==> design.v <==
module mux2 #(parameter n = 16) (Out, InA, InB, Select);
	input 	[n-1:0]	InA, InB;
	input			Select;
	output 	[n-1:0]	Out;
	assign Out = Select ? InB : InA;
endmodule
module add(Out, InA, InB);
	input 		[4:0] InA, InB;
	output reg	[4:0] Out;
	always @(*) begin
		Out = InA + InB;
	end
endmodule
module SignExtend(Out, In);
	input 	[4:0] 	In;
	output 	[15:0] 	Out;
	assign Out = In[4] ? {11'b11111111111, In}:{11'b00000000000, In};
endmodule
module ALU (Out, Zero, InA, InB, ALU_opcode);
	input signed		[15:0]	InA, InB;
	input				[2:0]	ALU_opcode;
	output reg signed	[15:0]	Out;
	output reg					Zero;
	always @(*) begin
		case (ALU_opcode)
			3'd0:	Out = InA + InB;
			3'd1:	Out = InA - InB;
			3'd2:	Out = InA & InB;
			3'd3:	Out = InA | InB;
			3'd4:	Out = InA ^ InB;
			3'd5:	Out = InA >> InB[2:0];
			3'd6:	Out = InA >>> InB[2:0];
			3'd7:	Out = InA << InB[2:0];
		endcase
		Zero = (Out == 16'd0) ? 1'b1 : 1'b0;
	end
endmodule
module PC(PC, In, RST, CLK);
	input		[4:0] 	In;
	input 				CLK, RST;
	output reg	[4:0] 	PC;
	always @(posedge CLK) begin
		if (RST)
			PC <= 5'd0;
		else
			PC <= In;
	end
endmodule
module RegFile(	ReadData1, 
				ReadData2,
				REG0,
				REG1,
				REG2,
				REG3,
				REG4,
				REG5,
				REG6,
				REG7,
				WriteData, 
				ReadWriteEn, 
				WriteAddress, 
				ReadAddress1, 
				ReadAddress2, 
				RST,
				CLK);
	input 			ReadWriteEn, RST, CLK;	
	input	[2:0] 	WriteAddress, ReadAddress1, ReadAddress2;
	input	[15:0] 	WriteData;
	output 	[15:0] 	ReadData1, ReadData2;
	output	[15:0] 	REG0, REG1, REG2, REG3, REG4, REG5, REG6, REG7;
	reg 	[15:0] array_reg [7:0];
	reg 	[15:0] reg1, reg2;
	integer i;
	always @(posedge CLK) begin
		if (RST) begin
			for (i=0; i<8; i=i+1)
				array_reg[i] <= 16'd0;
		end
		else if(ReadWriteEn) begin
			if (WriteAddress != 3'd0)
				array_reg[WriteAddress] <= WriteData;	
		end
	end
	always @(*) begin 
			reg1 = array_reg[ReadAddress1];
			reg2 = array_reg[ReadAddress2];
	end	
	assign REG0 = array_reg[0];
	assign REG1 = array_reg[1];
	assign REG2 = array_reg[2];
	assign REG3 = array_reg[3];
	assign REG4 = array_reg[4];
	assign REG5 = array_reg[5];
	assign REG6 = array_reg[6];
	assign REG7 = array_reg[7];
	assign ReadData1 = reg1;
	assign ReadData2 = reg2;
endmodule
module DMEM(ReadData, Address, WriteData, WriteEn, RST, CLK);
	input 				CLK, RST, WriteEn;
	input 		[15:0] 	Address, WriteData;
	output 	 	[15:0] 	ReadData;
	reg [15:0] array_reg [15:0];
	integer i;
	always @ (posedge CLK)begin
		if (RST) begin
			for (i=0; i<16; i=i+1)
				array_reg[i] <= 16'd0;
		end
		else if (WriteEn)
			array_reg[Address[3:0]] <= WriteData;
	end
	assign ReadData = array_reg[Address[3:0]];
endmodule
module Control(PCSrc, RegSrc, RegWrEn, ALUSrc, ALUopcode, DmemWrEn, WrSrc, INST, z);
	input				z;
	input		[4:0] 	INST;
	output reg	[2:0] 	ALUopcode;
	output reg 			PCSrc, RegSrc, RegWrEn, ALUSrc, DmemWrEn, WrSrc;
	always @(*) begin
		PCSrc = 1'b0;
		RegSrc = 1'b0;
		RegWrEn = 1'b0;
		ALUSrc = 1'b0;
		DmemWrEn = 1'b0;
		WrSrc = 1'b1;
		ALUopcode = 3'd0;
		if(INST[4] == 1'b0) begin		 
			PCSrc = 1'b0;
			RegSrc = 1'b1;
			RegWrEn = 1'b1;
			ALUSrc = 1'b0; 				
			DmemWrEn = 1'b0;
			WrSrc = 1'b1;
			if(INST[3:0] == 4'b0010) ALUopcode = 3'd0; 	 
			if(INST[3:0] == 4'b0011) ALUopcode = 3'd1;	 
			if(INST[3:0] == 4'b0100) ALUopcode = 3'd2;	 
			if(INST[3:0] == 4'b0101) ALUopcode = 3'd3;	 
			if(INST[3:0] == 4'b0110) ALUopcode = 3'd4;	 
			if(INST[3:0] == 4'b1000) ALUopcode = 3'd5; 	 
			if(INST[3:0] == 4'b1001) ALUopcode = 3'd6;	 
			if(INST[3:0] == 4'b1010) ALUopcode = 3'd7;	 
		end
		else if(INST[4] == 1'd1) begin
			if(INST[3] == 1'b0) begin 			 
				PCSrc = 1'b0;
				RegSrc = 1'b1;
				RegWrEn = 1'b1;
				ALUSrc = 1'b1;
				DmemWrEn = 1'b0;
				WrSrc = 1'b1;
				if(INST[2:0] == 3'b010) ALUopcode = 3'd0; 	 
				if(INST[2:0] == 3'b100) ALUopcode = 3'd2;	 
				if(INST[2:0] == 3'b101) ALUopcode = 3'd3;	 
				if(INST[2:0] == 3'b110) ALUopcode = 3'd4;	 
			end
			else if (INST[3] == 1'b1) begin
				if (INST[3:0] == 4'b1100) begin     
					PCSrc = 1'b0;
					RegSrc = 1'b0;
					RegWrEn = 1'b1;
					ALUSrc = 1'b1;
					DmemWrEn = 1'b0;
					WrSrc = 1'b0;
					ALUopcode = 3'd0; 	 
				end
				else if (INST[3:0] == 4'b1101) begin     
					PCSrc = 1'b0;
					RegSrc = 1'b0;
					RegWrEn = 1'b0;
					ALUSrc = 1'b1;
					DmemWrEn = 1'b1;
					WrSrc = 1'b0;
					ALUopcode = 3'd0; 	 
				end
				else if (INST[3:0] == 4'b1110) begin     
					RegSrc = 1'b0;
					RegWrEn = 1'b0;
					ALUSrc = 1'b0;
					DmemWrEn = 1'b0;
					WrSrc = 1'b1;
					ALUopcode = 3'd1; 	 
					if(z == 1'b1)
						PCSrc = 1'b1;
					else	
						PCSrc = 1'b0;
				end
				else if (INST[3:0] == 4'b1111) begin     
					RegSrc = 1'b0;
					RegWrEn = 1'b0;
					ALUSrc = 1'b0;
					DmemWrEn = 1'b0;
					WrSrc = 1'b1;
					ALUopcode = 3'd1; 	 
					if(z == 1'b1)
						PCSrc = 1'b0;
					else	
						PCSrc = 1'b1;
				end
			end
		end
	end
endmodule
module Datapath (CLK, RST, INSTR, PCSrc, RegSrc, RegWrEn, ALUSrc, ALUopcode, DmemWrEn, WrSrc, INST, Zero, PC,
				REG0, REG1, REG2, REG3, REG4, REG5, REG6, REG7, ALU_result, outDMEM, ALU_A, ALU_B
				);
	input			CLK, RST, PCSrc, RegSrc, RegWrEn, ALUSrc, DmemWrEn, WrSrc;
	input 	[2:0]	ALUopcode;
	input	[15:0]	INSTR;
	output	[5:0]	PC;
	output 	[15:0]	REG0, REG1, REG2, REG3, REG4, REG5, REG6, REG7;
	output	[15:0]	ALU_result, outDMEM;
	output	[4:0]	INST;
	output			Zero;
	output	[15:0]	ALU_A, ALU_B;
	wire	[15:0]	instruction;
	wire 	[4:0]	PCout;
	wire	[4:0]	pc0, pc1, muxPC;
	wire	[2:0]	muxRegFile;
	wire	[15:0]	A, B;
	wire	[15:0]	kq_signExtend, muxALU;
	wire	[15:0]	outALU;
	wire	[15:0]	muxDataWr;
	mux2 #(.n(5)) inst0(.Select(PCSrc), .InA(pc0), .InB(pc1), .Out(muxPC));
	PC inst1(.CLK(CLK), .RST(RST), .In(muxPC), .PC(PCout));
	add inst2(.InA(5'd1), .InB(PCout), .Out(pc0));
	assign instruction = INSTR;	 
	add inst4(.InA(instruction[4:0]), .InB(PCout), .Out(pc1));
	assign PC = PCout << 1;
	assign INST = instruction[15:11];
	mux2 #(.n(3)) inst5(.Select(RegSrc), .InA(instruction[10:8]), .InB(instruction[4:2]), .Out(muxRegFile));
	RegFile inst6 (	.ReadData1(A), 
					.ReadData2(B),
					.REG0(REG0),
					.REG1(REG1),
					.REG2(REG2),
					.REG3(REG3),
					.REG4(REG4),
					.REG5(REG5),
					.REG6(REG6),
					.REG7(REG7),
					.WriteData(muxDataWr), 
					.ReadWriteEn(RegWrEn), 
					.WriteAddress(instruction[10:8]), 
					.ReadAddress1(instruction[7:5]), 
					.ReadAddress2(muxRegFile), 
					.RST(RST),
					.CLK(CLK));
	SignExtend inst7(.In(instruction[4:0]), .Out(kq_signExtend));
	mux2 #(.n(16)) inst8(.Select(ALUSrc), .InA(B), .InB(kq_signExtend), .Out(muxALU));
	ALU inst9(.InA(A), .InB(muxALU), .ALU_opcode(ALUopcode), .Out(outALU), .Zero(Zero));
	DMEM inst10(.ReadData(outDMEM), .Address(outALU), .WriteData(B), .WriteEn(DmemWrEn), .RST(RST), .CLK(CLK));
	mux2 #(.n(16)) inst11(.Select(WrSrc), .InA(outDMEM), .InB(outALU), .Out(muxDataWr));
	assign ALU_result = outALU;
	assign ALU_A = A;
	assign ALU_B = muxALU;
endmodule
module Lab4(CLK, RST, INSTR, PC, REG0, REG1, REG2, REG3, REG4, REG5, REG6, REG7, 
		inst_opcode, ALUopcode, ALU_result, Zero, outDMEM, ALU_A, ALU_B);
	input	CLK, RST;
	input		[15:0]	INSTR;
	output 		[5:0]	PC;
	output 		[15:0]	REG0, REG1, REG2, REG3, REG4, REG5, REG6, REG7;
	output 		[4:0]	inst_opcode;
	output 		[2:0]	ALUopcode;
	output 		[15:0]	ALU_result, outDMEM, ALU_A, ALU_B;
	output				Zero;
	wire 				PCSrc, RegSrc, RegWrEn, ALUSrc, DmemWrEn, WrSrc;
	Control c(.PCSrc(PCSrc), .RegSrc(RegSrc), 
			.RegWrEn(RegWrEn), .ALUSrc(ALUSrc), 
			.ALUopcode(ALUopcode), 
			.DmemWrEn(DmemWrEn), .WrSrc(WrSrc), 
			.INST(inst_opcode), .z(Zero));
	Datapath d(	.CLK(CLK), .RST(RST), .INSTR(INSTR), .PCSrc(PCSrc), .RegSrc(RegSrc), 
				.RegWrEn(RegWrEn), .ALUSrc(ALUSrc), 
				.ALUopcode(ALUopcode), .DmemWrEn(DmemWrEn), 
				.WrSrc(WrSrc), .INST(inst_opcode), .Zero(Zero), .PC(PC),
				.REG0(REG0), .REG1(REG1), .REG2(REG2), .REG3(REG3), 
				.REG4(REG4), .REG5(REG5), .REG6(REG6), .REG7(REG7), .ALU_result(ALU_result),
				.outDMEM(outDMEM), .ALU_A(ALU_A), .ALU_B(ALU_B)
				);
endmodule
==> config.mk <==
export PLATFORM = sky130hd
export DESIGN_NAME = Lab4
export DESIGN_NICKNAME = Lab4
export VERILOG_FILES = /design/flow/design.v
export SDC_FILE = /design/flow/constraint.sdc
export NUM_CORES = 4
export LEC_CHECK = 0
export CAP_MARGIN = 20
export CORE_MARGIN = 2
export CORE_UTILIZATION = 45
export SETUP_SLACK_MARGIN = 1.62
export SLEW_MARGIN = 20
==> constraint.sdc <==
create_clock -name core_clock -period 6.47 [get_ports {CLK}]
set_input_delay 1.2940 -clock core_clock [delete_from_list [all_inputs] [get_ports {CLK}]]
set_output_delay 1.2940 -clock core_clock [all_outputs]
set_load 0.01 [all_outputs]
==> run.sh <==
#!/bin/bash
# the make line also repeats each setting of config.mk as NAME=value (left out here)
make -C /OpenROAD-flow-scripts/flow DESIGN_CONFIG=/design/flow/config.mk WORK_HOME=/design/flow/orfs CLKGATE_MAP_FILE= finish
==> results of run 1 <==
## per-layer routing
metal,vias up,part of all wire (%)
met1,10900,38
met3,232,8.8
met2,1215,48
li1,9622,-
met5,-,0
met4,0,5.0
## repair_timing
action | 4_1_cts | 5_1_grt
endpoints found under the setup margin | 684 | 687
pin swaps | 190 | 129
hold buffers | 0 | 0
gates resized | 499 | 212
cloned | 4 | 2
setup buffers | 124 | 49
## final cells by class
type | count | share of cell area [%]
inverter | 53 | 0.661
sequential | 389 | 32.7
clock buffer | 50 | 3.16
multi-input combinational | 1583 | 35.8
tap | 680 | 2.39
timing repair buffer | 910 | 24.7
clock inverter | 25 | 0.549
## through the flow
step	setup slack, ns	power [mW]	setup TNS [ns]
CTS	-0.684	11.6	-10.36
global placement	-1.79	8.00	-84.27
global route	-0.941	12.7	-19.23
finish	-0.735	12.3	-13.75
detailed placement	-1.78	8.03	-88.29
floorplan	-0.876	5.33	-12.72
==> flow report, run 1 <==
================================================================================
Status                                                              failed layout checks
Failed layout checks                                                setup timing
Top post-synthesis cells by area                                    edfxtp_1 50%, nor2_1 7.2%, mux2i_1 7.0%
CTS tree                                                                     yes
Worst VDD drop                                                          0.292 mV
Commonest cells in the netlist                                      442 x nor2_1, 384 x edfxtp_1, 167 x nand2_1
Clock network power                                                      2.35 mW
Via count of the first global-routing pass                                21,600
Layout area overhead                                                       53.4%
Leak                                                                     14.5 nW
Die span in x                                                             231 um
DR vias                                                                   22,000
Part of the power in combinational logic                                   56.8%
Number of clock sinks                                                        389
H-tree depth reported by CTS                                                   2
Number of placement rows                                                      83
Post-Synthesis Cells                                                       2,180
Number of cells on the worst hold path                                         2
Global routing met3 resource utilization                                   6.06%
Top cell type's share of synthesized area                                  49.7%
Critical path type                                                  input port to primary output
Biggest cell delay along the critical path                               0.38 ns
Worst setup path endpoint                                                   Zero
Global-route track usage on met1                                           47.3%
Worst R2R Start                                                     d.inst6.array_reg[1][1]$_SDFFCE_PN0P_
Registers, synthesis                                                         389
Tightest slew margin relative to the limit                                 19.0%
Wire length of the first global-routing pass                          143,000 um
Global routing met2 resource utilization                                   60.4%
Arrival time of the worst setup path                                     5.91 ns
Mux share of post-synthesis cell area                                      12.3%
Sequential cell power                                                    2.99 mW
Slack of the worst reg-to-reg path                                      -0.12 ns
Pin count of the biggest net entering global routing                          49
Unique cell types                                                             97
Hold Worst Slack                                                        0.653 ns
Critical-path maximum fanout                                                   6
Register area share after synthesis                                        50.2%
Fraction of power spent switching nets                                     37.4%
Core ar.                                                              0.0511 mm2
DRC errors left                                                                0
RR Endpoint                                                         d.inst1.PC[4]$_SDFF_PP0_
Min cycle time layout                                                    7.20 ns
Final weighted congestion in routability-driven placement                  0.986
Global routing's busiest layer                                              met2
Standard cell with the maximum stage delay on the critical path           o31a_4
Remaining Overflow, GRT                                                        0
Detailed-route wire length per cell                                      27.0 um
Die height                                                                231 um
Netlist Area Pre-Place                                                0.0232 mm2
Average via count per standard cell                                         5.96
Hold Path Sink                                                      d.inst1.PC[0]$_SDFF_PP0_
Area leader, netlist                                                    edfxtp_1
Cell count after placement                                                 3,436
Largest non-sequential cell family by area                          simple AND/OR/NAND/NOR gates
Post-synthesis area per instance                                        10.6 um2
Combinational group power                                                7.01 mW
Cell total in the yosys stat output                                        2,180
Deepest clock path buffer count                                                3
Sequential share of power                                                  24.2%
CP Launch Type                                                        input port
Iteration-0 DRC Markers                                                    2,126
Ao+oa area frac                                                            12.2%
Number of clock buffers inserted by TritonCTS                                 44
Number of max-capacitance violations reported                                  0
Fraction of the core area occupied by cells at floorplan                   45.4%
Final Non-Filler Cells                                                     3,690
Upper clock frequency limit                                              139 MHz
Hold path startpoint                                                d.inst1.PC[0]$_SDFF_PP0_
Most frequent cell on the critical path                                    buf_4
Final Cycle Share                                                           111%
Clock latency (worst-skew pair)                                          0.60 ns
Total area of sequential cells                                        0.0116 mm2
R2R cell count                                                                36
Setup slack after layout                                               -0.735 ns
Synth Area in Simple Gates                                                 16.4%
Final setup skew                                                       0.0350 ns
Total Die Area                                                        0.0533 mm2
Cell family contributing the most delay on the critical path        AND-OR/OR-AND gates
CTS Root Cell                                                          clkbuf_16
Number of nets at the end of the flow                                      3,054
Nature of the critical path endpoint                                primary output
Number of antenna violations at the first check in global routing              1
Post-route cell area                                                  0.0356 mm2
Final count of hold timing violations                                          0
Adder-Cell Fraction of Synth Area                                          3.03%
Comb area                                                             0.0127 mm2
Tightest Pin Transition                                                  1.21 ns
Final-report max-slew violation count                                          0
Setup violators final                                                         31
Count of warnings emitted by yosys                                             6
Critical path data required time                                         5.18 ns
Clock-pin slew on the worst setup and hold paths                         0.05 ns
Unrepaired setup endpoints after global routing                              yes
Critical path buffers and inverters                                            9
Flip-flops with a built-in enable                                            384
Buffers on Ports                                                             223
Number of iterations in the first detailed-routing pass                        5
WL final                                                               99,700 um
Synthesized chip area reported by yosys                               0.0232 mm2
Tally of filler cells in the layout                                        3,776
Source of the critical timing path                                     INSTR[15]
Group drawing the most power                                        combinational logic
Hold Crit Class                                                     register to register
Clock Power Share                                                          19.0%
Xor/xnor cell area share of the yosys netlist                              1.17%
Pwr Density                                                           347 mW/mm2
Internal Pwr Total                                                       7.72 mW
Total routing usage reported by global routing                             36.5%
Leading cell type by number of instances after synthesis                  nor2_1
Layout Utilization                                                         69.6%
Warning total across the stage logs                                           47
Number of antenna-violating nets in the routed design                          0
Switching power                                                          4.62 mW
Asr flop ratio synth                                                          0%
Total number of cells along the worst setup path                              27
Antenna fix cells                                                              0
Predominant post-synthesis flop cell                                    edfxtp_1
Half-perimeter wire length of the detailed placement result            71,100 um
Number of top-level pins                                                     225
Placed cell area                                                      0.0303 mm2
================================================================================
==> run 2: changes to the inputs <==
- CORE_UTILIZATION: 45 -> 22
- PLACE_DENSITY: not set -> 0.6
- SETUP_SLACK_MARGIN: 1.62 -> not set
- clock period: 6.47 -> 13.1 ns (I/O delays scaled with it)
==> flow report, run 2 <==
================================================================================
Layout area overhead                                                       22.4%
Upper clock frequency limit                                             79.5 MHz
Clock latency (worst-skew pair)                                          0.62 ns
Asr flop ratio synth                                                          0%
Pin count of the biggest net entering global routing                          95
Internal Pwr Total                                                       2.75 mW
Detailed-route wire length per cell                                      25.6 um
Setup slack after layout                                                0.526 ns
Via count of the first global-routing pass                                18,400
Post-Synthesis Cells                                                       2,180
Final Cycle Share                                                          96.0%
Number of clock sinks                                                        389
Top post-synthesis cells by area                                    edfxtp_1 50%, nor2_1 7.2%, mux2i_1 7.0%
Placed cell area                                                      0.0270 mm2
Critical path data required time                                        10.48 ns
H-tree depth reported by CTS                                                   2
Mux share of post-synthesis cell area                                      12.3%
Number of cells on the worst hold path                                         2
Number of nets at the end of the flow                                      2,451
CTS Root Cell                                                          clkbuf_16
Buffers on Ports                                                             223
CP Launch Type                                                        input port
Total routing usage reported by global routing                             17.5%
Power, Total                                                             4.60 mW
Ao+oa area frac                                                            12.2%
Setup TNS after final layout                                                0 ns
Synthesized chip area reported by yosys                               0.0232 mm2
Layout Utilization                                                         27.0%
Unique cell types                                                             97
Clock-pin slew on the worst setup and hold paths                         0.07 ns
Post-route cell area                                                  0.0284 mm2
Standard cell with the maximum stage delay on the critical path     clkdlybuf4s50_1
DR vias                                                                   19,500
Total Die Area                                                         0.108 mm2
Hold path startpoint                                                d.inst1.PC[0]$_SDFF_PP0_
Number of antenna-violating nets in the routed design                          0
Hold Crit Class                                                     register to register
Cell count after placement                                                 3,723
Number of clock buffers inserted by TritonCTS                                 44
WL final                                                               97,200 um
Cell total in the yosys stat output                                        2,180
Top cell type's share of synthesized area                                  49.7%
Average via count per standard cell                                         5.12
Fraction of power spent switching nets                                     40.3%
Critical-path maximum fanout                                                  18
Flip-flops with a built-in enable                                            384
Antenna fix cells                                                              0
Leak                                                                     10.5 nW
Adder-Cell Fraction of Synth Area                                          3.03%
Critical path buffers and inverters                                            3
Hold Path Sink                                                      d.inst1.PC[0]$_SDFF_PP0_
Die height                                                                329 um
Xor/xnor cell area share of the yosys netlist                              1.17%
Deepest clock path buffer count                                                3
Half-perimeter wire length of the detailed placement result            69,300 um
Registers, synthesis                                                         389
Wire length of the first global-routing pass                          138,000 um
Number of antenna violations at the first check in global routing              3
Iteration-0 DRC Markers                                                    2,430
Place WS                                                                0.566 ns
CTS tree                                                                     yes
Pwr Density                                                           162 mW/mm2
Unrepaired setup endpoints after global routing                               no
Number of max-capacitance violations reported                                  0
Slack of the worst reg-to-reg path                                       5.82 ns
Worst setup path endpoint                                                   Zero
Setup violators final                                                          0
Final-report max-slew violation count                                          0
RR Endpoint                                                         d.inst1.PC[4]$_SDFF_PP0_
Status                                                  timing/DRC/antenna clean
Fraction of the core area occupied by cells at floorplan                   22.1%
Area leader, netlist                                                    edfxtp_1
Post-synthesis area per instance                                        10.6 um2
Final count of hold timing violations                                          0
Min cycle time layout                                                   12.57 ns
Total number of cells along the worst setup path                              23
Clock Power Share                                                          26.1%
Final weighted congestion in routability-driven placement                   1.00
Register area share after synthesis                                        50.2%
Tightest Pin Transition                                                  1.17 ns
Nature of the critical path endpoint                                primary output
Combinational group power                                                1.93 mW
Most frequent cell on the critical path                                   nor2_1
Warning total across the stage logs                                           44
Commonest cells in the netlist                                      442 x nor2_1, 384 x edfxtp_1, 167 x nand2_1
DRC errors left                                                                0
Cell family contributing the most delay on the critical path        simple AND/OR/NAND/NOR gates
Hold Worst Slack                                                        0.638 ns
Count of warnings emitted by yosys                                             6
Final Non-Filler Cells                                                     3,798
Source of the critical timing path                                     INSTR[15]
Critical path type                                                  input port to primary output
Switching power                                                          1.85 mW
Number of top-level pins                                                     225
Worst R2R Start                                                     d.inst6.array_reg[3][1]$_SDFFCE_PN0P_
Number of placement rows                                                     119
Die span in x                                                             329 um
Predominant post-synthesis flop cell                                    edfxtp_1
Setup repair bufs after CTS                                                    0
Tightest slew margin relative to the limit                                 21.4%
Final setup skew                                                       0.0517 ns
Sequential share of power                                                  32.0%
Arrival time of the worst setup path                                     9.95 ns
Biggest cell delay along the critical path                               0.84 ns
Synth Area in Simple Gates                                                 16.4%
Sequential cell power                                                    1.47 mW
Leading cell type by number of instances after synthesis                  nor2_1
Part of the power in combinational logic                                   41.9%
Clock network power                                                      1.20 mW
Largest non-sequential cell family by area                          simple AND/OR/NAND/NOR gates
Chain of cells forming the critical path                            clkdlybuf4s50_1 > nand3_1 > nand2_1 > a211oi_1 > or4_1 > buf_4 > a31o_2 > nand2_1 > nor2_1 > nor2_1 > xnor2_1 > ha_1 > a21o_1 > a21o_1 > a21oi_1 > o211a_1 > nor2_1 > xor2_1 > o32a_1 > nor4_1 > nand3_1 > a2111oi_1 > clkdlybuf4s50_1
Group drawing the most power                                        combinational logic
Remaining Overflow, GRT                                                        0
Worst VDD drop                                                          0.118 mV
Core ar.                                                               0.105 mm2
Netlist Area Pre-Place                                                0.0232 mm2
Number of iterations in the first detailed-routing pass                        6
R2R cell count                                                                29
================================================================================
[run 2: what timing repair did]
action	in CTS	in global routing
resized	0	3
endpoints found under the setup margin	0	1
hold buffers	0	0
[run 2: routing by layer]
layer	track usage, %	up-vias	wire length, um
li1	-	8390	-
met1	24.0	9786	40900
met2	27.3	1116	44000
met3	4.06	156	9620
met4	4.87	6	2500
met5	1.46	-	246
[run 2: final cells by class]
class	count	area, um2
Inverter	53	209
Timing Repair Buffer	307	2850
Tap cell	1391	1740
Fill cell	11000	76600
Multi-Input combinational cell	1583	10600
Sequential cell	389	11600
Clock buffer	54	1140
Clock inverter	21	208
==> run 3: changes to the inputs <==
- CORE_UTILIZATION: 22 -> 46
- PLACE_DENSITY: 0.6 -> not set
- SETUP_SLACK_MARGIN: not set -> 1.6
- clock period: 13.1 -> 5.57 ns (I/O delays scaled with it)
==> flow report, run 3 <==
================================================================================
Status                                                              failed layout checks
Failed layout checks                                                setup timing
Hold Crit Class                                                     register to register
Leading cell type by number of instances after synthesis                  nor2_1
Count of warnings emitted by yosys                                             6
Post-route cell area                                                  0.0359 mm2
Number of antenna-violating nets in the routed design                          0
Wire length of the first global-routing pass                          141,000 um
Deepest clock path buffer count                                                3
Final Non-Filler Cells                                                     3,735
Setup TNS after final layout                                           -46.43 ns
Sequential cell power                                                    3.45 mW
Cell count after placement                                                 3,522
Worst R2R Start                                                     d.inst6.array_reg[1][0]$_SDFFCE_PN0P_
Number of max-capacitance violations reported                                  0
Place WS                                                                -2.45 ns
Number of placement rows                                                      82
Slack of the worst reg-to-reg path                                      -0.69 ns
Group drawing the most power                                        combinational logic
Cell family contributing the most delay on the critical path        simple AND/OR/NAND/NOR gates
Biggest cell delay along the critical path                               0.28 ns
Tightest Pin Transition                                                  1.08 ns
Die span in x                                                             228 um
Layout area overhead                                                       55.1%
Die height                                                                228 um
Asr flop ratio synth                                                          0%
Final count of hold timing violations                                          0
Cell total in the yosys stat output                                        2,180
Critical path type                                                  input port to primary output
Pin count of the biggest net entering global routing                          35
Clock Power Share                                                          22.2%
Area leader, netlist                                                    edfxtp_1
Top cell type's share of synthesized area                                  49.7%
Unique cell types                                                             97
Final setup skew                                                       0.0179 ns
Total Die Area                                                        0.0522 mm2
H-tree depth reported by CTS                                                   2
Average via count per standard cell                                         5.90
Predominant post-synthesis flop cell                                    edfxtp_1
Top layer used by detailed routing                                          met5
Number of cells on the worst hold path                                         2
Hold path startpoint                                                d.inst1.PC[0]$_SDFF_PP0_
Critical-path maximum fanout                                                   8
Hold Path Sink                                                      d.inst1.PC[0]$_SDFF_PP0_
Total routing usage reported by global routing                             36.1%
Source of the critical timing path                                     INSTR[14]
Number of top-level pins                                                     225
DRC errors left                                                                0
CTS tree                                                                     yes
Register area share after synthesis                                        50.2%
Post-Synthesis Cells                                                       2,180
CTS Root Cell                                                          clkbuf_16
Sequential share of power                                                  24.1%
Xor/xnor cell area share of the yosys netlist                              1.17%
Setup violators final                                                        117
Final-report max-slew violation count                                          0
Worst setup path endpoint                                            outDMEM[11]
Fraction of power spent switching nets                                     36.9%
Placed cell area                                                      0.0312 mm2
R2R cell count                                                                33
Number of antenna violations at the first check in global routing              3
Post-synthesis area per instance                                        10.6 um2
Count of hold-fix buffers inserted at cts                                      0
Switching power                                                          5.28 mW
Number of iterations in the first detailed-routing pass                        8
Mux share of post-synthesis cell area                                      12.3%
Largest non-sequential cell family by area                          simple AND/OR/NAND/NOR gates
Upper clock frequency limit                                              145 MHz
RR Endpoint                                                         d.inst1.PC[4]$_SDFF_PP0_
Part of the power in combinational logic                                   53.7%
Clock network power                                                      3.17 mW
Nature of the critical path endpoint                                primary output
Critical path buffers and inverters                                            9
Combinational group power                                                7.69 mW
Commonest cells in the netlist                                      442 x nor2_1, 384 x edfxtp_1, 167 x nand2_1
Internal Pwr Total                                                       9.03 mW
Pwr Density                                                           398 mW/mm2
Core ar.                                                              0.0500 mm2
Met3 layer wire length in the routed design                              8590 um
Via count of the first global-routing pass                                21,300
Leak                                                                     14.9 nW
Setup slack after layout                                                -1.31 ns
Number of nets at the end of the flow                                      3,099
DR vias                                                                   22,000
Number of clock sinks                                                        389
Final Cycle Share                                                           124%
Iteration-0 DRC Markers                                                    2,207
Total number of cells along the worst setup path                              29
Flip-flops with a built-in enable                                            384
Detailed-route wire length per cell                                      26.2 um
Half-perimeter wire length of the detailed placement result            70,900 um
Fraction of the core area occupied by cells at floorplan                   46.4%
Arrival time of the worst setup path                                     5.77 ns
Unrepaired setup endpoints after global routing                              yes
Netlist Area Pre-Place                                                0.0232 mm2
Clock-pin slew on the worst setup and hold paths                         0.05 ns
Clock latency (worst-skew pair)                                          0.60 ns
Synthesized chip area reported by yosys                               0.0232 mm2
Tightest slew margin relative to the limit                                 27.8%
Ao+oa area frac                                                            12.2%
Post-route met1 wirelength                                             37,800 um
Adder-Cell Fraction of Synth Area                                          3.03%
Remaining Overflow, GRT                                                        0
Hold Worst Slack                                                        0.676 ns
Power, Total                                                             14.3 mW
CP Launch Type                                                        input port
Critical path data required time                                         4.46 ns
Top post-synthesis cells by area                                    edfxtp_1 50%, nor2_1 7.2%, mux2i_1 7.0%
Met2 Routed Length                                                     46,400 um
WL final                                                               98,000 um
Registers, synthesis                                                         389
Min cycle time layout                                                    6.88 ns
Most frequent cell on the critical path                                    buf_6
Antenna fix cells                                                              0
Worst VDD drop                                                          0.328 mV
Warning total across the stage logs                                           47
Buffers on Ports                                                             223
Final weighted congestion in routability-driven placement                  0.987
Layout Utilization                                                         71.9%
Synth Area in Simple Gates                                                 16.4%
Number of clock buffers inserted by TritonCTS                                 45
Standard cell with the maximum stage delay on the critical path            or2_1
================================================================================
==> run 3: repair_timing <==
action / CTS / global route
setup buffers: 73 / 46
setup endpoints to repair: 697 / 697
pin swaps: 113 / 126
resized: 350 / 270
gates cloned: 6 / 4
==> run 3: area by class of cell <==
| type | count | area [um2] |
|---|---|---|
| fill | 3577 | 14000 |
| multi-input combinational | 1584 | 12700 |
| sequential | 389 | 11600 |
| timing repair buffer | 953 | 8990 |
| clock buffer | 47 | 1130 |
| tap | 672 | 841 |
| clock inverter | 37 | 448 |
| inverter | 53 | 239 |
==> run 3: routing by layer <==
layer  vias to the layer above  GRT usage (%)
li1                       9711              -
met1                     10900           47.4
met2                      1168           59.5
met3                       257           5.66
met4                         6           16.0
met5                         -              0
==> run 4: changes to the inputs <==
- CORE_UTILIZATION: 46 -> 66
- CTS_CLUSTER_SIZE: not set -> 54
- PLACE_DENSITY: not set -> 0.94
- SETUP_SLACK_MARGIN: 1.6 -> not set
- TNS_END_PERCENT: not set -> 35
- clock period: 5.57 -> 7.48 ns (I/O delays scaled with it)
==> flow report, run 4 <==
==========================================================================
Adder-Cell Fraction of Synth Area                                    3.03%
Flip-flops with a built-in enable                                      384
Top post-synthesis cells by area                              edfxtp_1 50%, nor2_1 7.2%, mux2i_1 7.0%
Die span in x                                                       191 um
Cell count after placement                                           3,137
Half-perimeter wire length of the detailed placement result      70,600 um
Synth Area in Simple Gates                                           16.4%
Mux share of post-synthesis cell area                                12.3%
Leading cell type by number of instances after synthesis            nor2_1
Largest non-sequential cell family by area                    simple AND/OR/NAND/NOR gates
Register area share after synthesis                                  50.2%
CTS Root Cell                                                    clkbuf_16
Buffers on Ports                                                       223
Synthesized chip area reported by yosys                         0.0232 mm2
Number of placement rows                                                68
Place WS                                                          -1.35 ns
Final weighted congestion in routability-driven placement             1.34
Die height                                                          191 um
Total Die Area                                                  0.0366 mm2
Number of top-level pins                                               225
Post-synthesis area per instance                                  10.6 um2
Area leader, netlist                                              edfxtp_1
Registers, synthesis                                                   389
Top cell type's share of synthesized area                            49.7%
Count of warnings emitted by yosys                                       6
H-tree depth reported by CTS                                             2
Cell total in the yosys stat output                                  2,180
Netlist Area Pre-Place                                          0.0232 mm2
Unique cell types                                                       97
Total routing usage reported by global routing                       86.0%
Status                                                        aborted with a tool error
Remaining Overflow, GRT                                                723
Number of clock buffers inserted by TritonCTS                           40
Deepest clock path buffer count                                          3
Step where the flow halted                                    global routing (5_1_grt)
Predominant post-synthesis flop cell                              edfxtp_1
Commonest cells in the netlist                                442 x nor2_1, 384 x edfxtp_1, 167 x nand2_1
Fraction of the core area occupied by cells at floorplan             67.1%
Post-Synthesis Cells                                                 2,180
Core ar.                                                        0.0345 mm2
Number of clock sinks                                                  389
Tool error                                                    [ERROR GRT-0116] Global routing finished with congestion. Check the congestion regions in the DRC Viewer.
Asr flop ratio synth                                                    0%
Xor/xnor cell area share of the yosys netlist                        1.17%
Ao+oa area frac                                                      12.2%
==========================================================================
-- run 4: routing by layer --
metal,track usage [%],overflow
met2,97.5,390
met1,84.0,29
met3,76.6,54
met4,86.4,242
met5,62.8,8
-- run 4: through the flow --
| step | power, mW | utilization, % | setup TNS, ns | hold WS, ns | cell area [um2] |
|---|---|---|---|---|---|
| floorplan | 4.47 | - | -0.735 | 0.629 | 23400 |
| global placement | 6.36 | 83.5 | -18.86 | 0.639 | 28900 |
| detailed placement | 6.57 | 83.5 | -29.40 | 0.640 | 28900 |
| CTS | 9.19 | 90.8 | -1.21 | 0.692 | 31400 |
-- run 4: repair_timing --
action | in CTS
hold buffers | 0
resized | 298
setup endpoints to repair | 38
pin swaps | 74
gates cloned | 3
buffers inserted | 49
==> run 5: changes to the inputs <==
- CORE_UTILIZATION: 66 -> 58
- CTS_CLUSTER_SIZE: 54 -> 41
- PLACE_DENSITY: 0.94 -> 0.6
- TNS_END_PERCENT: 35 -> 40
- clock period: 7.48 -> 6.47 ns (I/O delays scaled with it)
==> flow report, run 5 <==
================================================================================
Netlist Area Pre-Place                                                0.0232 mm2
Detailed-route wire length per cell                                      31.7 um
R2R cell count                                                                34
Fraction of the core area occupied by cells at floorplan                   58.6%
Leading cell type by number of instances after synthesis                  nor2_1
Total Die Area                                                        0.0416 mm2
Pwr Density                                                           348 mW/mm2
Final count of hold timing violations                                          0
Number of top-level pins                                                     225
Xor/xnor cell area share of the yosys netlist                              1.17%
Source of the critical timing path                                     INSTR[14]
Wire length of the first global-routing pass                          149,000 um
Registers, synthesis                                                         389
Post-synthesis area per instance                                        10.6 um2
Clock latency (worst-skew pair)                                          0.60 ns
Cell total in the yosys stat output                                        2,180
Clock network power                                                      2.46 mW
Via count of the first global-routing pass                                23,000
Synthesized chip area reported by yosys                               0.0232 mm2
Number of cells on the worst hold path                                         2
Critical-path maximum fanout                                                  11
Average via count per standard cell                                         6.98
Critical path type                                                  input port to primary output
Hold Path Sink                                                      d.inst1.PC[0]$_SDFF_PP0_
Combinational group power                                                6.08 mW
Top post-synthesis cells by area                                    edfxtp_1 50%, nor2_1 7.2%, mux2i_1 7.0%
Number of iterations in the first detailed-routing pass                       10
Final-report max-slew violation count                                          0
Top cell type's share of synthesized area                                  49.7%
Internal Pwr Total                                                       6.97 mW
Failed layout checks                                                setup timing
Count of hold-fix buffers inserted at cts                                      0
Nature of the critical path endpoint                                primary output
Pin count of the biggest net entering global routing                          37
DRC errors left                                                                0
Number of nets at the end of the flow                                      2,956
Upper clock frequency limit                                              136 MHz
Number of antenna violations at the first check in global routing              4
Number of antenna-violating nets in the routed design                          0
RR Endpoint                                                         d.inst1.PC[4]$_SDFF_PP0_
H-tree depth reported by CTS                                                   2
Iteration-0 DRC Markers                                                    4,732
Layout area overhead                                                       43.0%
Largest non-sequential cell family by area                          simple AND/OR/NAND/NOR gates
Die span in x                                                             204 um
Worst setup path endpoint                                            outDMEM[13]
Buffers on Ports                                                             223
Flip-flops with a built-in enable                                            384
Die height                                                                204 um
Power, Total                                                             11.5 mW
CP Launch Type                                                        input port
Hold path startpoint                                                d.inst1.PC[0]$_SDFF_PP0_
Adder-Cell Fraction of Synth Area                                          3.03%
Area leader, netlist                                                    edfxtp_1
Count of warnings emitted by yosys                                             6
Leak                                                                     13.5 nW
Arrival time of the worst setup path                                     6.07 ns
CTS Root Cell                                                          clkbuf_16
Commonest cells in the netlist                                      442 x nor2_1, 384 x edfxtp_1, 167 x nand2_1
Tightest slew margin relative to the limit                                 21.7%
Standard cell with the maximum stage delay on the critical path     clkdlybuf4s15_2
Critical path data required time                                         5.18 ns
Number of clock sinks                                                        389
Sequential cell power                                                    3.00 mW
Number of max-capacitance violations reported                                  0
Number of clock buffers inserted by TritonCTS                                 41
Critical path buffers and inverters                                            8
Clock-pin slew on the worst setup and hold paths                         0.05 ns
Unrepaired setup endpoints after global routing                              yes
Status                                                              failed layout checks
WL final                                                              109,000 um
Half-perimeter wire length of the detailed placement result            67,600 um
Register area share after synthesis                                        50.2%
Final setup skew                                                       0.0278 ns
Ao+oa area frac                                                            12.2%
Unique cell types                                                             97
Clock Power Share                                                          21.3%
Setup violators final                                                         33
Group drawing the most power                                        combinational logic
Core ar.                                                              0.0395 mm2
Predominant post-synthesis flop cell                                    edfxtp_1
Post-Synthesis Cells                                                       2,180
Total routing usage reported by global routing                             49.1%
Sequential share of power                                                  26.0%
Cell family contributing the most delay on the critical path        AND-OR/OR-AND gates
Worst VDD drop                                                          0.435 mV
Remaining Overflow, GRT                                                        0
Biggest cell delay along the critical path                               0.28 ns
Final weighted congestion in routability-driven placement                   1.04
Worst R2R Start                                                     d.inst6.array_reg[4][0]$_SDFFCE_PN0P_
Layout Utilization                                                         83.8%
Part of the power in combinational logic                                   52.7%
Number of placement rows                                                      73
DR vias                                                                   24,000
CTS tree                                                                     yes
Final Cycle Share                                                           114%
Fraction of power spent switching nets                                     39.6%
Place WS                                                                -2.10 ns
Tightest Pin Transition                                                  1.17 ns
Min cycle time layout                                                    7.36 ns
Deepest clock path buffer count                                                3
Hold Crit Class                                                     register to register
Asr flop ratio synth                                                          0%
Slack of the worst reg-to-reg path                                      -0.02 ns
Total number of cells along the worst setup path                              28
Synth Area in Simple Gates                                                 16.4%
Mux share of post-synthesis cell area                                      12.3%
Switching power                                                          4.58 mW
Warning total across the stage logs                                           49
Setup slack after layout                                               -0.892 ns
Most frequent cell on the critical path                                    buf_6
================================================================================
-- run 5: repair_timing --
action | in CTS | in global routing
setup buffers | 53 | 43
pin swaps | 73 | 93
resized | 262 | 144
gates cloned | 5 | 2
endpoints found under the setup margin | 38 | 37
endpoints found under the hold margin | 0 | 0
-- run 5: per-stage QoR --
step	instance area [um2]	TNS, ns	hold WS (ns)	instances
after floorplan	23500	-12.67	0.666	2196
after global placement	29700	-75.24	0.621	3267
after detailed placement	29700	-85.78	0.635	3267
after CTS	32300	-14.23	0.645	3399
after global routing	33200	-20.36	0.690	3440
final	33200	-17.37	0.642	3441
-- run 5: per-layer routing --
| layer | vias up | GRT usage (%) | part of all wire (%) |
|---|---|---|---|
| met5 | - | 0 | 0.052 |
| met4 | 4 | 33.6 | 9.4 |
| met3 | 844 | 13.9 | 15 |
| met2 | 2653 | 76.6 | 44 |
| met1 | 11100 | 59.3 | 31 |
| li1 | 9381 | - | - |
-- run 5: cell type report --
cell class,instances,area (um2)
sequential,389,11600
clock buffer,49,1100
fill,1990,6390
multi-input combinational,1584,11900
tap,525,657
timing repair buffer,814,7440
inverter,53,225
antenna,1,2.50
clock inverter,26,244
==> run 6: changes to the inputs <==
- ABC_AREA: not set -> 0
- CTS_CLUSTER_SIZE: 41 -> 22
- GPL_ROUTABILITY_DRIVEN: not set -> 1
- MAX_ROUTING_LAYER: not set -> met5
- MIN_ROUTING_LAYER: not set -> met1
- PLACE_DENSITY: 0.6 -> not set
- TNS_END_PERCENT: 40 -> 20
- clock period: 6.47 -> 7.69 ns (I/O delays scaled with it)
==> flow report, run 6 <==
================================================================================
Status                                                              failed layout checks
Failed layout checks                                                setup timing
Top cell type's share of synthesized area                                  49.7%
Setup violators final                                                          6
Number of clock sinks                                                        389
Hold Path Sink                                                      d.inst1.PC[0]$_SDFF_PP0_
DR vias                                                                   22,500
Final Cycle Share                                                           101%
Registers, synthesis                                                         389
Worst R2R Start                                                     d.inst6.array_reg[3][0]$_SDFFCE_PN0P_
Worst setup path endpoint                                             outDMEM[2]
Sequential share of power                                                  28.1%
Switching power                                                          3.42 mW
Via count of the first global-routing pass                                21,800
Total number of cells along the worst setup path                              27
Number of iterations in the first detailed-routing pass                        7
Final-report max-slew violation count                                          0
Leading cell type by number of instances after synthesis                  nor2_1
Most frequent cell on the critical path                                   buf_12
Cell family contributing the most delay on the critical path        AND-OR/OR-AND gates
Clock network power                                                      1.97 mW
Final count of hold timing violations                                          0
Sequential cell power                                                    2.51 mW
CP Launch Type                                                        input port
Tightest Pin Transition                                                  1.26 ns
Number of clock buffers inserted by TritonCTS                                 40
Predominant post-synthesis flop cell                                    edfxtp_1
Number of antenna-violating nets in the routed design                          0
Iteration-0 DRC Markers                                                    3,256
Post-synthesis area per instance                                        10.6 um2
Critical path buffers and inverters                                            9
Wire length of the first global-routing pass                          138,000 um
Internal Pwr Total                                                       5.53 mW
Number of max-capacitance violations reported                                  0
Group drawing the most power                                        combinational logic
Clock-pin slew on the worst setup and hold paths                         0.08 ns
Critical path data required time                                         6.15 ns
Flip-flops with a built-in enable                                            384
CTS tree                                                                     yes
Pwr Density                                                           283 mW/mm2
Commonest cells in the netlist                                      442 x nor2_1, 384 x edfxtp_1, 167 x nand2_1
Area leader, netlist                                                    edfxtp_1
R2R cell count                                                                34
Worst VDD drop                                                          0.357 mV
Number of top-level pins                                                     225
Critical-path maximum fanout                                                   7
Arrival time of the worst setup path                                     6.21 ns
Cell total in the yosys stat output                                        2,180
WL final                                                               96,600 um
Place WS                                                                -1.08 ns
Die span in x                                                             204 um
Count of hold-fix buffers inserted at cts                                      0
Average via count per standard cell                                         6.70
Tightest slew margin relative to the limit                                 16.3%
Core ar.                                                              0.0395 mm2
Biggest cell delay along the critical path                               0.35 ns
Synthesized chip area reported by yosys                               0.0232 mm2
Detailed-route wire length per cell                                      28.7 um
Final setup skew                                                       0.0350 ns
Source of the critical timing path                                     INSTR[14]
Warning total across the stage logs                                           48
CTS Root Cell                                                          clkbuf_16
Asr flop ratio synth                                                          0%
Adder-Cell Fraction of Synth Area                                          3.03%
Netlist Area Pre-Place                                                0.0232 mm2
Standard cell with the maximum stage delay on the critical path           o31a_1
Hold Worst Slack                                                        0.643 ns
DRC errors left                                                                0
Pin count of the biggest net entering global routing                          35
Number of cells on the worst hold path                                         2
Clock latency (worst-skew pair)                                          0.61 ns
Mux share of post-synthesis cell area                                      12.3%
Deepest clock path buffer count                                                3
Die height                                                                204 um
Combinational group power                                                4.46 mW
Fraction of power spent switching nets                                     38.2%
Min cycle time layout                                                    7.75 ns
Leak                                                                     12.9 nW
Synth Area in Simple Gates                                                 16.4%
Post-Synthesis Cells                                                       2,180
Clock Power Share                                                          22.0%
Setup slack after layout                                              -0.0577 ns
Final weighted congestion in routability-driven placement                   1.02
Half-perimeter wire length of the detailed placement result            67,200 um
Number of nets at the end of the flow                                      2,879
Number of antenna violations at the first check in global routing              1
Total Die Area                                                        0.0416 mm2
Top post-synthesis cells by area                                    edfxtp_1 50%, nor2_1 7.2%, mux2i_1 7.0%
Part of the power in combinational logic                                   49.9%
H-tree depth reported by CTS                                                   2
Layout area overhead                                                       36.4%
Ao+oa area frac                                                            12.2%
Upper clock frequency limit                                              129 MHz
Critical path type                                                  input port to primary output
Buffers on Ports                                                             223
Unique cell types                                                             97
Slack of the worst reg-to-reg path                                       1.13 ns
Hold Crit Class                                                     register to register
Fraction of the core area occupied by cells at floorplan                   58.6%
Unrepaired setup endpoints after global routing                              yes
Largest non-sequential cell family by area                          simple AND/OR/NAND/NOR gates
Nature of the critical path endpoint                                primary output
RR Endpoint                                                         d.inst1.PC[4]$_SDFF_PP0_
Number of placement rows                                                      73
Remaining Overflow, GRT                                                        0
Hold path startpoint                                                d.inst1.PC[0]$_SDFF_PP0_
Xor/xnor cell area share of the yosys netlist                              1.17%
Count of warnings emitted by yosys                                             6
Total routing usage reported by global routing                             45.1%
Register area share after synthesis                                        50.2%
================================================================================
run 6: stage by stage:
stage	instance area, um2	instances	TNS (ns)	util (%)	power (mW)
floorplan	23400	2196	0	-	4.34
global placement	29200	3244	-18.92	73.8	6.34
detailed placement	29200	3244	-20.78	73.8	6.40
CTS	31000	3345	-0.0659	78.3	8.44
global route	31600	3362	-2.52	79.9	9.12
finish	31600	3363	-0.177	80.0	8.95
run 6: area by class of cell:
cell class                      count  area [um2]
Antenna cell                        1        2.50
Sequential cell                   389       11600
Multi-Input combinational cell   1584       11300
Tap cell                          525         657
Timing Repair Buffer              738        6510
Inverter                           53         223
Clock buffer                       54        1070
Fill cell                        2282        7930
Clock inverter                     19         214
run 6: per-layer routing:
| layer | share of wire (%) | track usage (%) |
|---|---|---|
| met3 | 13 | 10.9 |
| met5 | 0.033 | 0 |
| met2 | 45 | 71.6 |
| met4 | 8.3 | 30.0 |
| met1 | 33 | 55.1 |
run 6: timing repair:
item / 4_1_cts / 5_1_grt
buffers inserted: 25 / 19
resized: 140 / 136
setup endpoints to repair: 33 / 30
cloned: 3 / 2
pin swaps: 50 / 72
endpoints found under the hold margin: 0 / 0
==> run 7: changes to the inputs <==
- ABC_AREA: 0 -> 1
- CELL_PAD_IN_SITES_DETAIL_PLACEMENT: not set -> 1
- CELL_PAD_IN_SITES_GLOBAL_PLACEMENT: not set -> 2
- CORE_UTILIZATION: 58 -> 43
- CTS_CLUSTER_SIZE: 22 -> 52
- GPL_ROUTABILITY_DRIVEN: 1 -> 0
- MAX_ROUTING_LAYER: met5 -> met4
- PLACE_DENSITY: not set -> 0.5
- TNS_END_PERCENT: 20 -> 70
- clock period: 7.69 -> 7.63 ns (I/O delays scaled with it)
==> flow report, run 7 <==
================================================================================
Number of placement rows                                                      83
Tightest Pin Transition                                                  1.16 ns
Area leader, netlist                                                    edfxtp_1
Tightest slew margin relative to the limit                                 22.2%
Total Die Area                                                        0.0543 mm2
Fraction of power spent switching nets                                     38.6%
Commonest cells in the netlist                                      833 x nand2_1, 470 x nor2_1, 384 x edfxtp_1
Predominant post-synthesis flop cell                                    edfxtp_1
Min cycle time layout                                                    7.51 ns
Flip-flops with a built-in enable                                            384
Post-route cell area                                                  0.0294 mm2
Clock latency (worst-skew pair)                                          0.58 ns
Tally of filler cells in the layout                                        6,166
Layout area overhead                                                       30.4%
Slack of the worst reg-to-reg path                                       1.52 ns
Adder-Cell Fraction of Synth Area                                          3.12%
Largest non-sequential cell family by area                          simple AND/OR/NAND/NOR gates
Switching power                                                          3.11 mW
Most frequent cell on the critical path                                  nand2_1
Setup TNS after final layout                                                0 ns
Hold Path Sink                                                      d.inst1.PC[0]$_SDFF_PP0_
Die span in x                                                             233 um
Count of hold-fix buffers inserted at cts                                      0
Internal Pwr Total                                                       4.96 mW
Pwr Density                                                           275 mW/mm2
Hold Worst Slack                                                        0.605 ns
Asr flop ratio synth                                                          0%
Place WS                                                               -0.703 ns
Deepest clock path buffer count                                                3
Leading cell type by number of instances after synthesis                 nand2_1
Hold Crit Class                                                     register to register
Number of clock buffers inserted by TritonCTS                                 43
Iteration-0 DRC Markers                                                    1,924
Cell family contributing the most delay on the critical path        buffers and inverters
CP Launch Type                                                        input port
Part of the power in combinational logic                                   42.8%
Sequential share of power                                                  31.2%
Upper clock frequency limit                                              133 MHz
Number of iterations in the first detailed-routing pass                        5
Clock Power Share                                                          25.9%
Number of clock sinks                                                        389
Unique cell types                                                             50
Cell total in the yosys stat output                                        2,762
Standard cell with the maximum stage delay on the critical path     clkdlybuf4s50_1
Number of cells on the worst hold path                                         3
Biggest cell delay along the critical path                               0.54 ns
Number of antenna-violating nets in the routed design                          0
Netlist Area Pre-Place                                                0.0225 mm2
Leak                                                                     12.9 nW
Nature of the critical path endpoint                                primary output
Clock network power                                                      2.09 mW
Status                                                  timing/DRC/antenna clean
Critical-path maximum fanout                                                  33
CTS tree                                                                     yes
Worst VDD drop                                                          0.181 mV
Final setup skew                                                       0.0175 ns
CTS Root Cell                                                          clkbuf_16
Top post-synthesis cells by area                                    edfxtp_1 51%, nand2_1 14%, nor2_1 7.8%
Placed cell area                                                      0.0273 mm2
Number of nets at the end of the flow                                      3,281
Core ar.                                                              0.0516 mm2
Buffers on Ports                                                             223
Detailed-route wire length per cell                                      25.6 um
Final Cycle Share                                                          98.5%
Cell count after placement                                                 3,815
Total routing usage reported by global routing                             37.5%
R2R cell count                                                                45
Count of warnings emitted by yosys                                             6
Average via count per standard cell                                         5.73
Pin count of the biggest net entering global routing                          70
Number of max-capacitance violations reported                                  0
Total area of sequential cells                                        0.0116 mm2
Arrival time of the worst setup path                                     5.99 ns
Final count of hold timing violations                                          0
Number of antenna violations at the first check in global routing              2
Wire length of the first global-routing pass                          146,000 um
Critical path data required time                                         6.10 ns
Sequential cell power                                                    2.52 mW
Clock-pin slew on the worst setup and hold paths                         0.06 ns
DR vias                                                                   22,500
Setup violators final                                                          0
Half-perimeter wire length of the detailed placement result            71,800 um
Combinational group power                                                3.46 mW
Xor/xnor cell area share of the yosys netlist                             0.777%
Mux share of post-synthesis cell area                                         0%
Post-Synthesis Cells                                                       2,762
Registers, synthesis                                                         389
H-tree depth reported by CTS                                                   2
Critical path type                                                  input port to primary output
Warning total across the stage logs                                           47
Via count of the first global-routing pass                                23,500
Fraction of the core area occupied by cells at floorplan                   43.7%
Synthesized chip area reported by yosys                               0.0225 mm2
Synth Area in Simple Gates                                                 31.5%
Source of the critical timing path                                      INSTR[8]
RR Endpoint                                                         d.inst1.PC[4]$_SDFF_PP0_
Worst R2R Start                                                     d.inst6.array_reg[4][1]$_SDFFCE_PN0P_
Die height                                                                233 um
Comb area                                                            0.00972 mm2
Ao+oa area frac                                                            5.86%
Post-synthesis area per instance                                        8.16 um2
Final-report max-slew violation count                                          0
Total number of cells along the worst setup path                              30
WL final                                                              100,000 um
DRC errors left                                                                0
Number of top-level pins                                                     225
Setup slack after layout                                                0.117 ns
Hold path startpoint                                                d.inst1.PC[0]$_SDFF_PP0_
Critical path buffers and inverters                                           11
Final Non-Filler Cells                                                     3,923
Group drawing the most power                                        combinational logic
Worst setup path endpoint                                             outDMEM[5]
Top cell type's share of synthesized area                                  51.2%
Register area share after synthesis                                        51.6%
Remaining Overflow, GRT                                                        0
================================================================================
[run 7: what timing repair did]
item | 4_1_cts | 5_1_grt
setup buffers | 7 | 16
hold endpoints to repair | 0 | 0
resized | 52 | 78
gates cloned | 1 | 3
pin swaps | 3 | 31
setup endpoints to repair | 27 | 30
[run 7: through the flow]
stage / utilization, % / power [mW]
3_5_place_dp: 52.9 / 5.80
6_report: 56.9 / 8.07
5_1_grt: 56.9 / 8.37
2_1_floorplan: - / 4.02
4_1_cts: 56.0 / 7.97
3_3_place_gp: 52.9 / 5.73
[run 7: routing by layer]
layer	share of wire, %	up-vias	track usage [%]
met3	6.8	250	4.62
met4	5.1	0	17.6
met2	48	980	61.9
li1	-	9993	-
met1	40	11300	46.0
met5	0	-	-
[run 7: layout make-up]
type	instances	area share, %
timing repair buffer	536	16.8
clock inverter	28	0.894
clock buffer	51	3.84
antenna	1	0.00852
tap	680	2.90
multi-input combinational	2011	33.1
inverter	227	2.90
sequential	389	39.6
==> run 8: changes to the inputs <==
- CELL_PAD_IN_SITES_DETAIL_PLACEMENT: 1 -> not set
- CELL_PAD_IN_SITES_GLOBAL_PLACEMENT: 2 -> not set
- CORE_UTILIZATION: 43 -> 28
- CTS_CLUSTER_SIZE: 52 -> 22
- MAX_ROUTING_LAYER: met4 -> met5
- TNS_END_PERCENT: 70 -> 20
- clock period: 7.63 -> 13.1 ns (I/O delays scaled with it)
==> flow report, run 8 <==
================================================================================
Final-report max-slew violation count                                          0
Count of warnings emitted by yosys                                             6
Core ar.                                                              0.0802 mm2
Status                                                  timing/DRC/antenna clean
CTS Root Cell                                                          clkbuf_16
Total Die Area                                                        0.0828 mm2
Post-synthesis area per instance                                        8.16 um2
Critical path buffers and inverters                                            8
Antenna fix cells                                                              0
H-tree depth reported by CTS                                                   2
CTS tree                                                                     yes
Half-perimeter wire length of the detailed placement result            66,000 um
Number of placement rows                                                     104
Arrival time of the worst setup path                                     9.65 ns
Critical path data required time                                        10.48 ns
Sequential share of power                                                  34.2%
Standard cell with the maximum stage delay on the critical path           nor2_1
Final count of hold timing violations                                          0
Xor/xnor cell area share of the yosys netlist                             0.777%
Part of the power in combinational logic                                   37.5%
DR vias                                                                   20,400
Pin count of the biggest net entering global routing                          70
Place WS                                                                0.982 ns
Total number of cells along the worst setup path                              24
Leak                                                                     11.3 nW
Commonest cells in the netlist                                      833 x nand2_1, 470 x nor2_1, 384 x edfxtp_1
Unrepaired setup endpoints after global routing                               no
Synth Area in Simple Gates                                                 31.5%
Tightest Pin Transition                                                  1.19 ns
Average via count per standard cell                                         5.07
Mux share of post-synthesis cell area                                         0%
Fraction of the core area occupied by cells at floorplan                   28.1%
Total routing usage reported by global routing                             22.1%
Iteration-0 DRC Markers                                                    2,378
Resized cells post-CTS                                                         0
Remaining Overflow, GRT                                                        0
Switching power                                                          1.71 mW
Largest non-sequential cell family by area                          simple AND/OR/NAND/NOR gates
Slack of the worst reg-to-reg path                                       6.32 ns
Setup repair bufs after CTS                                                    0
Top cell type's share of synthesized area                                  51.2%
Register area share after synthesis                                        51.6%
Via count of the first global-routing pass                                19,200
Global routing's busiest layer                                              met1
Sequential cell power                                                    1.47 mW
Warning total across the stage logs                                           44
Worst VDD drop                                                          0.107 mV
Netlist Area Pre-Place                                                0.0225 mm2
Setup slack after layout                                                0.832 ns
Worst R2R Start                                                     d.inst6.array_reg[0][0]$_SDFFCE_PN0P_
Setup violators final                                                          0
Hold Path Sink                                                      d.inst1.PC[0]$_SDFF_PP0_
Critical-path maximum fanout                                                  17
Top post-synthesis cells by area                                    edfxtp_1 51%, nand2_1 14%, nor2_1 7.8%
Clock-pin slew on the worst setup and hold paths                         0.06 ns
Critical path type                                                  input port to primary output
Layout area overhead                                                       20.5%
Global routing met2 resource utilization                                   32.3%
R2R cell count                                                                44
Flip-flops with a built-in enable                                            384
Adder-Cell Fraction of Synth Area                                          3.12%
Number of clock sinks                                                        389
Post-Synthesis Cells                                                       2,762
Global routing met3 resource utilization                                   5.29%
Cell family contributing the most delay on the critical path        simple AND/OR/NAND/NOR gates
Leading cell type by number of instances after synthesis                 nand2_1
Global-route track usage on met1                                           32.4%
Final Cycle Share                                                          93.6%
Number of max-capacitance violations reported                                  0
Biggest cell delay along the critical path                               0.74 ns
Count of hold-fix buffers inserted at cts                                      0
Internal Pwr Total                                                       2.59 mW
Worst setup path endpoint                                            outDMEM[14]
Hold Worst Slack                                                        0.603 ns
Number of antenna-violating nets in the routed design                          0
Setup TNS after final layout                                                0 ns
Combinational group power                                                1.61 mW
Number of clock buffers inserted by TritonCTS                                 44
Ao+oa area frac                                                            5.86%
Source of the critical timing path                                     INSTR[14]
Buffers on Ports                                                             223
CP Launch Type                                                        input port
Number of iterations in the first detailed-routing pass                        6
Number of top-level pins                                                     225
Final setup skew                                                       0.0258 ns
Number of cells on the worst hold path                                         3
Fraction of power spent switching nets                                     39.7%
Min cycle time layout                                                   12.27 ns
Area leader, netlist                                                    edfxtp_1
Number of nets at the end of the flow                                      3,010
Tightest slew margin relative to the limit                                 20.2%
WL final                                                               93,100 um
Clock network power                                                      1.22 mW
Layout Utilization                                                         33.9%
Clock Power Share                                                          28.3%
Hold path startpoint                                                d.inst1.PC[0]$_SDFF_PP0_
Registers, synthesis                                                         389
Die height                                                                288 um
Die span in x                                                             288 um
Predominant post-synthesis flop cell                                    edfxtp_1
Chain of cells forming the critical path                            clkdlybuf4s50_1 > inv_2 > nor3_1 > nand2_1 > nand3_1 > nor2_1 > inv_1 > nor2_1 > inv_2 > o21ai_0 > inv_1 > ha_1 > nand3_1 > nand2_1 > xnor2_1 > nand2_1 > nand2_1 > nand2_1 > inv_1 > nand2_1 > nand2_1 > nor2_1 > inv_1 > clkdlybuf4s50_1
Detailed-route wire length per cell                                      23.1 um
Hold Crit Class                                                     register to register
Upper clock frequency limit                                             81.5 MHz
Most frequent cell on the critical path                                  nand2_1
DRC errors left                                                                0
Synthesized chip area reported by yosys                               0.0225 mm2
Cell total in the yosys stat output                                        2,762
Number of antenna violations at the first check in global routing              1
Deepest clock path buffer count                                                3
Group drawing the most power                                        combinational logic
Asr flop ratio synth                                                          0%
Pwr Density                                                           158 mW/mm2
RR Endpoint                                                         d.inst1.PC[4]$_SDFF_PP0_
Unique cell types                                                             50
Clock latency (worst-skew pair)                                          0.60 ns
Nature of the critical path endpoint                                primary output
Wire length of the first global-routing pass                          135,000 um
================================================================================
-- run 8: per-stage QoR --
stage | cell area [um2] | std cells | total power [mW]
2_1_floorplan | 22600 | 2778 | 2.34
6_report | 27200 | 4031 | 4.30
5_1_grt | 27200 | 4031 | 4.49
3_5_place_dp | 25800 | 3950 | 3.08
4_1_cts | 27100 | 4030 | 4.30
3_3_place_gp | 25700 | 3948 | 3.09
-- run 8: final cells by class --
type                       count  area [um2]
multi-input combinational   2009        9380
tap                         1060        1330
inverter                     227         852
fill                        8552       53000
sequential                   389       11600
timing repair buffer         266        2610
clock buffer                  56        1150
clock inverter                24         219
-- run 8: metal layers --
metal  up-vias  routed length [um]
li1       9445                   -
met1      9906               42400
met2       968               39300
met3       114                9110
met4         2                2200
met5         -                  10
==> run 9: changes to the inputs <==
- CELL_PAD_IN_SITES_DETAIL_PLACEMENT: not set -> 2
- CELL_PAD_IN_SITES_GLOBAL_PLACEMENT: not set -> 1
- CORE_UTILIZATION: 28 -> 23
- CTS_CLUSTER_SIZE: 22 -> not set
- GPL_ROUTABILITY_DRIVEN: 0 -> not set
- HOLD_SLACK_MARGIN: not set -> 0.25
- MAX_ROUTING_LAYER: met5 -> not set
- MIN_ROUTING_LAYER: met1 -> not set
- PLACE_DENSITY: 0.5 -> 0.6
- TNS_END_PERCENT: 20 -> not set
- clock period: 13.1 -> 12.0 ns (I/O delays scaled with it)
==> flow report, run 9 <==
================================================================================
Xor/xnor cell area share of the yosys netlist                             0.777%
Half-perimeter wire length of the detailed placement result            79,200 um
Hold Worst Slack                                                        0.655 ns
Final setup skew                                                       0.0484 ns
Die span in x                                                             317 um
Final count of hold timing violations                                          0
Mux share of post-synthesis cell area                                         0%
Clock Power Share                                                          28.5%
Antenna fix cells                                                              0
R2R cell count                                                                45
Final-report max-slew violation count                                          0
Hold Crit Class                                                     register to register
Hold path startpoint                                                d.inst1.PC[1]$_SDFF_PP0_
Setup TNS after final layout                                                0 ns
Critical path data required time                                         9.60 ns
Worst VDD drop                                                          0.118 mV
Leading cell type by number of instances after synthesis                 nand2_1
Tightest slew margin relative to the limit                                 26.0%
Sequential share of power                                                  32.7%
Netlist Area Pre-Place                                                0.0225 mm2
Clock latency (worst-skew pair)                                          0.63 ns
Cell family contributing the most delay on the critical path        simple AND/OR/NAND/NOR gates
Final weighted congestion in routability-driven placement                  0.936
Largest non-sequential cell family by area                          simple AND/OR/NAND/NOR gates
Cell total in the yosys stat output                                        2,762
Biggest cell delay along the critical path                               0.69 ns
Buffers on Ports                                                             223
Warning total across the stage logs                                           44
Number of placement rows                                                     114
Slack of the worst reg-to-reg path                                       5.19 ns
Worst setup path endpoint                                                   Zero
Pin count of the biggest net entering global routing                          70
RR Endpoint                                                         d.inst1.PC[4]$_SDFF_PP0_
Fraction of power spent switching nets                                     41.0%
WL final                                                              109,000 um
Deepest clock path buffer count                                                3
Group drawing the most power                                        combinational logic
Status                                                  timing/DRC/antenna clean
H-tree depth reported by CTS                                                   2
Ao+oa area frac                                                            5.86%
Critical path type                                                  input port to primary output
Post-Synthesis Cells                                                       2,762
Count of warnings emitted by yosys                                             6
Number of iterations in the first detailed-routing pass                        5
Clock-pin slew on the worst setup and hold paths                         0.06 ns
Arrival time of the worst setup path                                     9.09 ns
Top post-synthesis cells by area                                    edfxtp_1 51%, nand2_1 14%, nor2_1 7.8%
Predominant post-synthesis flop cell                                    edfxtp_1
Min cycle time layout                                                   11.49 ns
Power, Total                                                             4.91 mW
Internal Pwr Total                                                       2.89 mW
Asr flop ratio synth                                                          0%
Number of clock sinks                                                        389
Number of antenna violations at the first check in global routing              2
Detailed-route wire length per cell                                      25.5 um
Die height                                                                317 um
Number of cells on the worst hold path                                         3
Unique cell types                                                             50
Number of nets at the end of the flow                                      3,023
Fraction of the core area occupied by cells at floorplan                   23.3%
Commonest cells in the netlist                                      833 x nand2_1, 470 x nor2_1, 384 x edfxtp_1
Area leader, netlist                                                    edfxtp_1
Post-synthesis area per instance                                        8.16 um2
Leak                                                                     11.4 nW
Switching power                                                          2.01 mW
Final Cycle Share                                                          95.8%
Total routing usage reported by global routing                             21.4%
CP Launch Type                                                        input port
Sequential cell power                                                    1.61 mW
Clock network power                                                      1.40 mW
Flip-flops with a built-in enable                                            384
Register area share after synthesis                                        51.6%
Pwr Density                                                           178 mW/mm2
Registers, synthesis                                                         389
Synthesized chip area reported by yosys                               0.0225 mm2
Number of antenna-violating nets in the routed design                          0
Top cell type's share of synthesized area                                  51.2%
Part of the power in combinational logic                                   38.7%
Upper clock frequency limit                                             87.0 MHz
Setup violators final                                                          0
Count of hold-fix buffers inserted at cts                                      0
Worst R2R Start                                                     d.inst6.array_reg[4][0]$_SDFFCE_PN0P_
Via count of the first global-routing pass                                22,200
Source of the critical timing path                                      INSTR[8]
CTS Root Cell                                                          clkbuf_16
Critical path buffers and inverters                                            7
Number of max-capacitance violations reported                                  0
Remaining Overflow, GRT                                                        0
Iteration-0 DRC Markers                                                    1,829
Layout area overhead                                                       22.6%
Core ar.                                                              0.0969 mm2
Hold Path Sink                                                      d.inst1.PC[1]$_SDFF_PP0_
Number of clock buffers inserted by TritonCTS                                 44
Adder-Cell Fraction of Synth Area                                          3.12%
Total number of cells along the worst setup path                              29
CTS tree                                                                     yes
Critical-path maximum fanout                                                  51
Nature of the critical path endpoint                                primary output
Total Die Area                                                         0.100 mm2
Synth Area in Simple Gates                                                 31.5%
Wire length of the first global-routing pass                          158,000 um
Number of top-level pins                                                     225
DR vias                                                                   21,300
Tightest Pin Transition                                                  1.11 ns
Standard cell with the maximum stage delay on the critical path     clkdlybuf4s50_1
Average via count per standard cell                                         4.99
DRC errors left                                                                0
Combinational group power                                                1.90 mW
Most frequent cell on the critical path                                  nand3_1
Unrepaired setup endpoints after global routing                               no
================================================================================
[run 9: final cells by class]
type	instances	area, um2
clock buffers	52	1130
clock inverters	28	328
fillers	11100	69200
inverters	227	852
multi-input cells	2009	9380
flip-flops and latches	389	11600
well taps	1276	1600
repair buffers	279	2720
[run 9: stage by stage]
step           cell area, um2  setup slack, ns  utilization, %  cells
3_5_place_dp            26100            0.273            27.0   4175
2_1_floorplan           22600             3.01               -   2778
5_1_grt                 27600            0.188            28.5   4260
4_1_cts                 27600            0.237            28.5   4255
3_3_place_gp            26100            0.264            26.9   4174
6_report                27600            0.510            28.5   4260
[run 9: repair_timing]
item	4_1_cts	5_1_grt
resized	0	4
endpoints found under the hold margin	0	0
setup buffers	0	4
setup endpoints to repair	0	1
[run 9: metal layers]
layer | up-vias | global-route usage, % | part of all wire (%)
met5 | - | 0 | 0.010
met4 | 2 | 8.61 | 4.7
met3 | 154 | 3.12 | 5.7
met2 | 714 | 34.5 | 46
met1 | 10900 | 28.7 | 44
li1 | 9453 | - | -
No activity file was given, so power comes from the tool's default toggle rates.
